==> run a: inputs <==
==> flow/design.v <==
module vedic_mult8_reg (
  input  wire        clk,
  input  wire [7:0]  a,
  input  wire [7:0]  b,
  output reg  [15:0] p
);
  reg  [7:0]  a_q, b_q;
  wire [15:0] prod;
  bit_8_vedic u_mult (.in1(a_q), .in2(b_q), .out(prod));
  always @(posedge clk) begin
    a_q <= a;
    b_q <= b;
    p   <= prod;
  end
endmodule

`timescale 1ns / 1ps
module bit_2_vedic(in1,in2,out);
input [1:0] in1,in2;
output [3:0] out;
wire pp1,pp2,pp3,pp4;
assign pp1=in1[0]&in2[0];
assign pp2=in1[1]&in2[0];
assign pp3=in1[0]&in2[1];
assign pp4=in1[1]&in2[1];
assign out=pp1+{pp2,1'b0}+{pp3,1'b0}+{pp4,2'b00};
endmodule
`timescale 1ns / 1ps
module bit_4_vedic(in1,in2,out);
input [3:0] in1,in2;
output [7:0] out;
wire [3:0] pp1,pp2,pp3,pp4;
bit_2_vedic b1(in1[1:0],in2[1:0],pp1);
bit_2_vedic b2(in1[1:0],in2[3:2],pp2);
bit_2_vedic b3(in1[3:2],in2[1:0],pp3);
bit_2_vedic b4(in1[3:2],in2[3:2],pp4);
assign out=pp1+{pp2,2'b00}+{pp3,2'b00}+{pp4,4'b0000};
endmodule
`timescale 1ns / 1ps
module bit_8_vedic(in1,in2,out);
input [7:0] in1,in2;
output [15:0] out;
wire [7:0] pp1,pp2,pp3,pp4;
bit_4_vedic a1(in1[3:0],in2[3:0],pp1);
bit_4_vedic a2(in1[3:0],in2[7:4],pp2);
bit_4_vedic a3(in1[7:4],in2[3:0],pp3);
bit_4_vedic a4(in1[7:4],in2[7:4],pp4);
assign out=pp1+{pp2,4'b0000}+{pp3,4'b0000}+{pp4,8'b00000000};
endmodule
==> flow/run.sh <==
#!/bin/bash
# the make line also repeats each setting of config.mk as NAME=value (left out here)
make -C /OpenROAD-flow-scripts/flow DESIGN_CONFIG=/design/flow/config.mk WORK_HOME=/design/flow/orfs CLKGATE_MAP_FILE= finish
==> flow/config.mk <==
export PLATFORM = sky130hd
export DESIGN_NAME = vedic_mult8_reg
export DESIGN_NICKNAME = vedic_mult8_reg
export VERILOG_FILES = /design/flow/design.v
export SDC_FILE = /design/flow/constraint.sdc
export NUM_CORES = 4
export LEC_CHECK = 0
export ABC_AREA = 0
export CAP_MARGIN = 35
export CORE_MARGIN = 7
export CORE_UTILIZATION = 53
export CTS_CLUSTER_DIAMETER = 331
export CTS_CLUSTER_SIZE = 100
export GPL_ROUTABILITY_DRIVEN = 1
export GPL_TIMING_DRIVEN = 0
export SETUP_SLACK_MARGIN = 0.88
export SLEW_MARGIN = 20
export TNS_END_PERCENT = 35
==> flow/constraint.sdc <==
create_clock -name core_clock -period 3.42 [get_ports {clk}]
set_input_delay 0.6840 -clock core_clock [delete_from_list [all_inputs] [get_ports {clk}]]
set_output_delay 0.6840 -clock core_clock [all_outputs]
set_load 0.01 [all_outputs]
==> run b (differences from run a) <==
Settings changed: ABC_AREA 0 to default, CORE_MARGIN 7 to 2, CORE_UTILIZATION 53 to 68, CTS_CLUSTER_DIAMETER 331 to 90, CTS_CLUSTER_SIZE 100 to default, GPL_TIMING_DRIVEN 0 to 1, HOLD_SLACK_MARGIN from default to -0.08, SETUP_SLACK_MARGIN 0.88 to -0.09, TNS_END_PERCENT 35 to default.
==> flow/constraint.sdc (replaced) <==
create_clock -name core_clock -period 4.68 [get_ports {clk}]
set_input_delay 0.9360 -clock core_clock [delete_from_list [all_inputs] [get_ports {clk}]]
set_output_delay 0.9360 -clock core_clock [all_outputs]
set_load 0.01 [all_outputs]
==> results.json <==
{
  "switchingPower_w": 0.00103,
  "cp-endpoint": "p[15]",
  "power_frac_clock": 0.124,
  "whs_ps": 612,
  "switching_share": 0.398,
  "nWellTaps": 75,
  "dieWidth_um": 92.3,
  "layout_setup_ws_ps": -1380,
  "fp.dieH_um": 92.3,
  "p_total_w": 0.00258,
  "setup_viol": 11,
  "place_congestion": 0.767,
  "status": "complete, but fails checks",
  "dr_wl_met2_um": 3300,
  "final.min_clock_period_ps": 4800,
  "checkFailReasons": "setup timing",
  "drt_pass1_iterations": 4
}
(the above is from run a)
==> results.json <==
{
  "final.min_clock_period_ps": 5160,
  "dr_wl_met2_um": 5570,
  "layout_setup_ws_ps": -482,
  "setup_viol": 8,
  "status": "complete, but fails checks",
  "drt_pass1_iterations": 5,
  "cp-endpoint": "p[13]",
  "fp.dieH_um": 73.1,
  "checkFailReasons": "setup timing",
  "whs_ps": 634,
  "switching_share": 0.431
}
(the above is from run b)

========
==> inputs of job 4442 <==
RTL: the design.v shown in full above, as it stands there.
clock: 5.1 ns
lec_check: 0
abc_area: 1
cap_margin: 20
core_margin: 2
core_utilization: 40
gpl_routability_driven: 0
gpl_timing_driven: 0
slew_margin: 20
run.sh (not shown) runs the stock make flow with config.mk's settings and CLKGATE_MAP_FILE=.
==> job 9199: changes against job 4442 <==
- ABC_AREA: 1 -> default
- CORE_UTILIZATION: 40 -> 21
- GPL_ROUTABILITY_DRIVEN: 0 -> default
- GPL_TIMING_DRIVEN: 0 -> default
==> flow/constraint.sdc (replaced) <==
create_clock -name core_clock -period 4.95 [get_ports {clk}]
set_input_delay 0.9900 -clock core_clock [delete_from_list [all_inputs] [get_ports {clk}]]
set_output_delay 0.9900 -clock core_clock [all_outputs]
set_load 0.01 [all_outputs]
==> job 5583: changes against job 4442 <==
- ABC_AREA: 1 -> 0
- CAP_MARGIN: 20 -> 35
- CORE_UTILIZATION: 40 -> 66
- GPL_ROUTABILITY_DRIVEN: 0 -> default
- GPL_TIMING_DRIVEN: 0 -> default
- SETUP_SLACK_MARGIN: default -> 1.17
==> flow/constraint.sdc (replaced) <==
create_clock -name core_clock -period 4.4 [get_ports {clk}]
set_input_delay 0.8800 -clock core_clock [delete_from_list [all_inputs] [get_ports {clk}]]
set_output_delay 0.8800 -clock core_clock [all_outputs]
set_load 0.01 [all_outputs]
==> run notes <==
run results: max-capacitance violation count=0, reg2reg end=p[15], synth top area cells=ha_1 24%, dfxtp_1 19%, fa_1 15%, inv_1 15%, nand2_1 12%, CTS tree=done, M1 GR Usage=0.181, met2 usage=0.252, Reg area=about 660 sq um, nets=612, floorplan net count=roughly 570, DRC errors left=0, status=finished clean
That was job 4442.
==> run notes <==
yosys + openroad results -> stop err=[ERROR GRT-0232] Routing congestion too high. Check the congestion heatmap in the GUI., area share, top type=0.254, I/O pin count=33, Exit stage=global routing, htree depth=2, M1 GR Usage=0.788, synth top area cells=ha_1 25%, dfxtp_1 20%, fa_1 16%, and2_1 11%, inv_1 8.1%, met2 usage=1.09, die area=~5500 sq um, Adder-Cell Fraction of Synth Area=0.415, status=stopped before the end
That was job 5583.
==> run notes <==
run results: reg2reg end=p[15], final critical-path setup slack=-11.7 ps, floorplan net count=about 460, max-capacitance violation count=0, nets=roughly 530, violated checks=negative setup slack, CTS tree=done, met2 usage=0.160, final setup violation count=1, M1 GR Usage=0.105, DRC errors left=0, status=finished with violations
That was job 9199.

========
==> wip/ember: inputs <==
RTL: the design.v shown in full above, as it stands there.
==> flow/config.mk <==
export PLATFORM = sky130hd
export DESIGN_NAME = vedic_mult8_reg
export DESIGN_NICKNAME = vedic_mult8_reg
export VERILOG_FILES = /design/flow/design.v
export SDC_FILE = /design/flow/constraint.sdc
export NUM_CORES = 4
export LEC_CHECK = 0
export ABC_AREA = 1
export CAP_MARGIN = 40
export CORE_ASPECT_RATIO = 0.5
export CORE_MARGIN = 2
export CORE_UTILIZATION = 72
export CTS_CLUSTER_DIAMETER = 374
export CTS_CLUSTER_SIZE = 99
export HOLD_SLACK_MARGIN = -0.08
export PLACE_DENSITY = 0.38
export SETUP_SLACK_MARGIN = 0.23
export SLEW_MARGIN = 35
export TNS_END_PERCENT = 15
==> flow/constraint.sdc <==
create_clock -name core_clock -period 2.9 [get_ports {clk}]
set_input_delay 0.5800 -clock core_clock [delete_from_list [all_inputs] [get_ports {clk}]]
set_output_delay 0.5800 -clock core_clock [all_outputs]
set_load 0.01 [all_outputs]
==> wip/quartz (differences from wip/ember) <==
==> flow/config.mk (replaced) <==
export PLATFORM = sky130hd
export DESIGN_NAME = vedic_mult8_reg
export DESIGN_NICKNAME = vedic_mult8_reg
export VERILOG_FILES = /design/flow/design.v
export SDC_FILE = /design/flow/constraint.sdc
export NUM_CORES = 4
export LEC_CHECK = 0
export CAP_MARGIN = 5
export CORE_MARGIN = 2
export CORE_UTILIZATION = 72
export CTS_CLUSTER_SIZE = 15
export SLEW_MARGIN = 20
==> flow/constraint.sdc (replaced) <==
create_clock -name core_clock -period 2.87 [get_ports {clk}]
set_input_delay 0.5740 -clock core_clock [delete_from_list [all_inputs] [get_ports {clk}]]
set_output_delay 0.5740 -clock core_clock [all_outputs]
set_load 0.01 [all_outputs]
==> wip/sierra (differences from wip/ember) <==
==> flow/config.mk (replaced) <==
export PLATFORM = sky130hd
export DESIGN_NAME = vedic_mult8_reg
export DESIGN_NICKNAME = vedic_mult8_reg
export VERILOG_FILES = /design/flow/design.v
export SDC_FILE = /design/flow/constraint.sdc
export NUM_CORES = 4
export LEC_CHECK = 0
export CAP_MARGIN = 20
export CORE_MARGIN = 2
export CORE_UTILIZATION = 68
export SETUP_SLACK_MARGIN = -0.32
export SLEW_MARGIN = 20
==> flow/constraint.sdc (replaced) <==
create_clock -name core_clock -period 4.7 [get_ports {clk}]
set_input_delay 0.9400 -clock core_clock [delete_from_list [all_inputs] [get_ports {clk}]]
set_output_delay 0.9400 -clock core_clock [all_outputs]
set_load 0.01 [all_outputs]
==> comparison table <==
	wip/quartz	wip/ember	wip/sierra
Outcome	stopped before the end	stopped before the end	complete, but fails checks
Last stage reached	detailed placement	clock tree synthesis	-
Reasons for failing layout checks	-	-	negative setup slack
Minimum setup slack after placement	-	-2040 ps	-511 ps
Compound-cell area share of the yosys netlist	9.06%	3.64%	9.06%
Die ar.	5060 µm²	5370 µm²	5340 µm²
Detailed-placement wirelength estimate	-	7890 µm	5530 µm
Cell count after placement	-	590	470
Synthesis area per yosys	3250 µm²	3440 µm²	3250 µm²
Cells after Synth	351	460	351
Fraction of post-synthesis cell area in the top cell type by area	25.4%	24.0%	25.4%
And+or+nand+nor area frac	15.4%	16.6%	15.4%
Net count after synthesis	460	569	460
Share of the synthesized netlist area taken by xor and xnor gates	6.21%	5.32%	6.21%
Adder share	41.5%	39.2%	41.5%
Std cell rows	24	17	25
DIE WIDTH	71.1 µm	102 µm	73.1 µm
Post-synthesis cell area	3250 µm²	3440 µm²	3250 µm²
Placeable Area	4350 µm²	4490 µm²	4660 µm²
Count of instantiated cells in the yosys netlist	351	460	351
Cell area reported after detailed placement	-	4250 µm²	3880 µm²
Sequential-to-total area share from yosys stat	19.7%	18.6%	19.7%
Average cell area after synthesis	9.25 µm²	7.47 µm²	9.25 µm²
